== the baseline ==
==> flow/design.v <==
module ALU(
    clk,
    rst_n,
    valid,
    ready,
    mode,
    in_A,
    in_B,
    out
);
    input         clk, rst_n;
    input         valid;
    input  [1:0]  mode;  
    output        ready;
    input  [31:0] in_A, in_B;
    output [63:0] out;
    parameter IDLE = 3'd0;
    parameter MUL  = 3'd1;
    parameter DIV  = 3'd2;
    parameter AND  = 3'd3;
    parameter AVG  = 3'd4;
    parameter OUT  = 3'd5;
    reg  [ 2:0] state, state_nxt;
    reg  [ 4:0] counter, counter_nxt;
    reg  [64:0] shreg, shreg_nxt;  
    reg  [31:0] alu_in, alu_in_nxt;
    reg  [32:0] alu_out;
    reg         ready_;
    assign ready = ready_;
    assign out = shreg[63:0];
    always @(*) begin
        case(state)
            IDLE: begin
                if (valid) 
                    case (mode)
                        0 : state_nxt = MUL;
                        1 : state_nxt = DIV;
                        2 : state_nxt = AND;
                        3 : state_nxt = AVG;
                    endcase
                else state_nxt = IDLE;
            end
            MUL : state_nxt = (counter != 31) ? MUL : OUT;
            DIV : state_nxt = (counter != 31) ? DIV : OUT;
            AND : state_nxt = OUT;
            AVG : state_nxt = OUT;
            OUT : state_nxt = IDLE;
            default : state_nxt = IDLE;
        endcase
    end
    always @(*) begin
        if ((state == MUL) || (state == DIV)) counter_nxt = counter + 1; 
        else                                  counter_nxt = 0;
    end
    always @(*) begin
        case(state)
            IDLE: begin
                if (valid) alu_in_nxt = in_B;
                else       alu_in_nxt = 0;
            end
            OUT : alu_in_nxt = 0;
            default: alu_in_nxt = alu_in;
        endcase
    end
    always @(*) begin
        case (state)
            MUL : begin
                if (shreg[0]) alu_out = shreg[63:32] + alu_in;
                else          alu_out = shreg[63:32];
            end
            DIV : alu_out = shreg[64:32] - {1'b0, alu_in};
            AND : alu_out = shreg[31:0] & alu_in;
            AVG : alu_out = (shreg[31:0] + alu_in) >> 1;
            default alu_out = 0;
        endcase
    end
    always @(*) begin
        case (state)
            IDLE: begin
                if (valid) begin
                    shreg_nxt = {33'b0, in_A};
                    if (state_nxt == DIV) shreg_nxt = shreg_nxt << 1;                 
                end
                else shreg_nxt = 0;
            end
            MUL : shreg_nxt = {1'b0, alu_out, shreg[31:1]};
            DIV : begin
                if (shreg[64:32] < {1'b0, alu_in}) shreg_nxt = shreg << 1;
                else                      shreg_nxt = {alu_out[31:0], shreg[31:0], 1'b1};
                if (counter == 31) shreg_nxt = {1'b0, shreg_nxt[64:33], shreg_nxt[31:0]};
            end
            AND : shreg_nxt = {32'b0, alu_out};
            AVG : shreg_nxt = {32'b0, alu_out};
            OUT : shreg_nxt = 0;
            default : shreg_nxt = 0;
        endcase
    end
    always @(posedge clk or negedge rst_n) begin
        if (!rst_n) begin
            state   <= IDLE;
            counter <= 0;
            shreg   <= 0;
            alu_in  <= 0;
            ready_  <= 0;
        end
        else begin
            state   <= state_nxt;
            counter <= counter_nxt;
            shreg   <= shreg_nxt;
            alu_in  <= alu_in_nxt;
            ready_  <= (state_nxt == OUT) ? 1 : 0;
        end
    end
endmodule
clock: 3.09 ns
lec_check: 0
abc_area: 1
cap_margin: 35
cell_pad_in_sites_global_placement: 1
core_aspect_ratio: 0.51
core_margin: 2
core_utilization: 27
cts_cluster_diameter: 160
cts_cluster_size: 90
gpl_timing_driven: 1
max_routing_layer: met5
min_routing_layer: met1
place_density_lb_addon: 0.08
slew_margin: 5
tns_end_percent: 90
run.sh (not shown) runs the stock make flow with config.mk's settings and CLKGATE_MAP_FILE=.
diff inputs: the baseline => the candidate
- SLEW_MARGIN: 5 -> 25
- CORE_UTILIZATION: 27 -> 39
- CTS_CLUSTER_DIAMETER: 160 -> unset
- CAP_MARGIN: 35 -> 20
- GPL_TIMING_DRIVEN: 1 -> unset
- MAX_ROUTING_LAYER: met5 -> unset
- TNS_END_PERCENT: 90 -> unset
- ABC_AREA: 1 -> unset
- PLACE_DENSITY_LB_ADDON: 0.08 -> unset
- CELL_PAD_IN_SITES_GLOBAL_PLACEMENT: 1 -> unset
- MIN_ROUTING_LAYER: met1 -> unset
- CORE_ASPECT_RATIO: 0.51 -> 0.54
- CTS_CLUSTER_SIZE: 90 -> unset
- the clock period (ns, I/O delays scaled along): 3.09 -> 10.0
==> results <==
The adder and majority gate portion of the synthesized area of the candidate exceeds that of the baseline by 1.7 points. Of the two values seen for destination of the critical timing path, shreg[8] was produced by the candidate and shreg[60] by the baseline. Going from the baseline to the candidate, total routing usage reported by global routing picked up an extra 2.5 points, final clock period utilization by the worst path now smaller, area used by multi-input combinational logic went down. Against the baseline, the candidate comes in 4.58 ns higher on post-placement setup slack. Setup WNS the baseline -> the candidate: better.

---

// ALU: RTL as listed in full above, without the edits since
==> flow/config.mk <==
export PLATFORM = sky130hd
export DESIGN_NAME = ALU
export DESIGN_NICKNAME = ALU
export VERILOG_FILES = /design/flow/design.v
export SDC_FILE = /design/flow/constraint.sdc
export NUM_CORES = 4
export LEC_CHECK = 0
export ABC_AREA = 0
export CAP_MARGIN = 20
export CORE_MARGIN = 2
export CORE_UTILIZATION = 72
export CTS_CLUSTER_DIAMETER = 355
export CTS_CLUSTER_SIZE = 99
export PLACE_DENSITY_LB_ADDON = 0.01
export SETUP_SLACK_MARGIN = 0.39
export SLEW_MARGIN = 20
export TNS_END_PERCENT = 10
==> flow/constraint.sdc <==
create_clock -name core_clock -period 2.92 [get_ports {clk}]
set_input_delay 0.5840 -clock core_clock [delete_from_list [all_inputs] [get_ports {clk}]]
set_output_delay 0.5840 -clock core_clock [all_outputs]
set_load 0.01 [all_outputs]
The starting point aborted during detailed placement.
Then changed:
- ABC_AREA: 0 -> not set
- CORE_UTILIZATION: 72 -> 69
- CTS_CLUSTER_DIAMETER: 355 -> not set
- CTS_CLUSTER_SIZE: 99 -> 36
- PLACE_DENSITY_LB_ADDON: 0.01 -> not set
- SETUP_SLACK_MARGIN: 0.39 -> not set
- TNS_END_PERCENT: 10 -> not set
- clock period: 2.92 -> 3.96 ns (I/O delays scaled with it)
With this change the flow completed, yet does not pass: setup timing.
Synthesized area stays the same.
Die size rises by a few percent.
Synthesized cell count is unchanged.
Then changed:
- CORE_UTILIZATION: 69 -> 72
- CTS_CLUSTER_SIZE: 36 -> 37
- PLACE_DENSITY_LB_ADDON: not set -> 0.25
- SETUP_SLACK_MARGIN: not set -> 2.06
- clock period: 3.96 -> 6.94 ns (I/O delays scaled with it)
After rerunning: The new run finished clean; wire length decreases by about 9%; cell count decreases by 5.7%; worst setup slack gets better by 2.3 ns; sequential cell count is unchanged; area after synthesis stays the same.
Then changed:
- CORE_UTILIZATION: 72 -> 40
- CTS_CLUSTER_SIZE: 37 -> not set
- PLACE_DENSITY_LB_ADDON: 0.25 -> not set
- SETUP_SLACK_MARGIN: 2.06 -> not set
- clock period: 6.94 -> 10.0 ns (I/O delays scaled with it)
Outcome: Power came out lower by about 30%; clock skew is about the same; core utilization came out lower by 35 points; critical path depth falls by 1; worst setup slack is better by 2.6 ns; register-to-register slack gains 2.8 ns.
Then changed:
- CORE_UTILIZATION: 40 -> 62
- clock period: 10.0 -> 5.22 ns (I/O delays scaled with it)
Result: Cell area shrinks by about 0.8%; setup slack degrades by 4.2 ns; critical path depth shrinks by 1; synthesized area is unchanged; die size shrinks by about 35%; utilization grows by 24 points; via count grows by 5.3%; final cell count shrinks by about 6%.
Power figures rest on the tool's default switching activity, not on a simulated workload.
